==> run A: inputs <==
// alu_top
module alu_top (
    input clk,
    input [15:0] a,
    input [15:0] b,
    input [5:0] alufn,
    input fail,
    output reg z,
    output reg v,
    output reg n,
    output reg [15:0] out
  );
  reg [15:0] a_q;
  reg [15:0] b_q;
  reg [5:0] alufn_q;
  reg fail_q;
  wire alu_z;
  wire alu_v;
  wire alu_n;
  wire [15:0] alu_out;
  alu_13 alu (
    .a(a_q),
    .b(b_q),
    .alufn(alufn_q),
    .fail(fail_q),
    .z(alu_z),
    .v(alu_v),
    .n(alu_n),
    .out(alu_out)
  );
  always @(posedge clk) begin
    a_q <= a;
    b_q <= b;
    alufn_q <= alufn;
    fail_q <= fail;
    z <= alu_z;
    v <= alu_v;
    n <= alu_n;
    out <= alu_out;
  end
endmodule
Settings: LEC_CHECK=0, ABC_AREA=1, CAP_MARGIN=15, CORE_MARGIN=2, CORE_UTILIZATION=72, CTS_CLUSTER_DIAMETER=303, CTS_CLUSTER_SIZE=99, SLEW_MARGIN=20; clock period 64.1 ns.
run.sh (not shown) runs the stock make flow with config.mk's settings and CLKGATE_MAP_FILE=.
==> inputs of run R, as changes to run A <==
Settings changed: CAP_MARGIN 15 to 20, CORE_UTILIZATION 72 to 40, CTS_CLUSTER_DIAMETER 303 to unset, CTS_CLUSTER_SIZE 99 to unset, GPL_TIMING_DRIVEN set to 0, HOLD_SLACK_MARGIN set to 0.03.
==> flow/constraint.sdc (replaced) <==
create_clock -name core_clock -period 80.0 [get_ports {clk}]
set_input_delay 16.0000 -clock core_clock [delete_from_list [all_inputs] [get_ports {clk}]]
set_output_delay 16.0000 -clock core_clock [all_outputs]
set_load 0.01 [all_outputs]
==> out/qor.json <==
{
  "floorplanning": {
    "core_area_sq_mm": 0.0576,
    "dieHeight_um": 245
  },
  "outcome": {
    "run_status": "stopped before the end",
    "failing_step": "detailed placement (3_5_place_dp)",
    "run.stop_error": "[ERROR DPL-0033] detailed placement checks failed during check placement."
  }
}
The numbers above come from run A.

==> out/qor.json <==
{
  "floorplanning": {
    "core_area_sq_mm": 0.104
  },
  "sta": {
    "tns_ps": 0
  },
  "logic_synthesis": {
    "common_cells": "1,792 x sky130_fd_sc_hd__nand2_1, 1,157 x sky130_fd_sc_hd__inv_1, 703 x sky130_fd_sc_hd__ha_1"
  },
  "final_layout": {
    "num-multi-input-gates": 5462,
    "fill_cell_total_of_the_finished_layout": 10300,
    "layout.cells.largest_class": "combinational gates"
  },
  "worst_hold_path": {
    "worstHoldEndpoint": "out[0]"
  },
  "outcome": {
    "run_status": "no timing/DRC/antenna violations"
  }
}
The numbers above come from run R.


* * *

==> inputs of violet <==
alu_top again, from the RTL that the note above started with.
Settings: LEC_CHECK=0, ABC_AREA=1, CAP_MARGIN=20, CORE_MARGIN=2, CORE_UTILIZATION=58, HOLD_SLACK_MARGIN=0.29, SLEW_MARGIN=20, TNS_END_PERCENT=5; clock period 59.6 ns.
==> juniper: changes against violet <==
--- a/flow/config.mk
+++ b/flow/config.mk
@@ -6,9 +6,6 @@
 export NUM_CORES = 4
 export LEC_CHECK = 0
-export ABC_AREA = 1
 export CAP_MARGIN = 20
 export CORE_MARGIN = 2
-export CORE_UTILIZATION = 58
-export HOLD_SLACK_MARGIN = 0.29
+export CORE_UTILIZATION = 70
 export SLEW_MARGIN = 20
-export TNS_END_PERCENT = 5
==> flow/constraint.sdc (replaced) <==
create_clock -name core_clock -period 20.6 [get_ports {clk}]
set_input_delay 4.1200 -clock core_clock [delete_from_list [all_inputs] [get_ports {clk}]]
set_output_delay 4.1200 -clock core_clock [all_outputs]
set_load 0.01 [all_outputs]
==> willow: changes against violet <==
--- a/flow/config.mk
+++ b/flow/config.mk
@@ -6,9 +6,8 @@
 export NUM_CORES = 4
 export LEC_CHECK = 0
-export ABC_AREA = 1
 export CAP_MARGIN = 20
 export CORE_MARGIN = 2
-export CORE_UTILIZATION = 58
-export HOLD_SLACK_MARGIN = 0.29
+export CORE_UTILIZATION = 50
+export CTS_CLUSTER_DIAMETER = 393
 export SLEW_MARGIN = 20
-export TNS_END_PERCENT = 5
+export TNS_END_PERCENT = 100
==> flow/constraint.sdc (replaced) <==
create_clock -name core_clock -period 65.6 [get_ports {clk}]
set_input_delay 13.1200 -clock core_clock [delete_from_list [all_inputs] [get_ports {clk}]]
set_output_delay 13.1200 -clock core_clock [all_outputs]
set_load 0.01 [all_outputs]
==> notes <==
violet stopped in global routing (5_1_grt). juniper stopped in detailed placement (3_5_place_dp), error DPL-0038. willow produced a layout that fails on setup timing.
Of juniper and violet, violet has the higher synthesized cell count (gap about 10%, measured against violet).
Between willow and violet, the lower synthesized area is in violet (gap about 3.2%, measured against violet).
Die area, highest first: willow, violet, juniper.
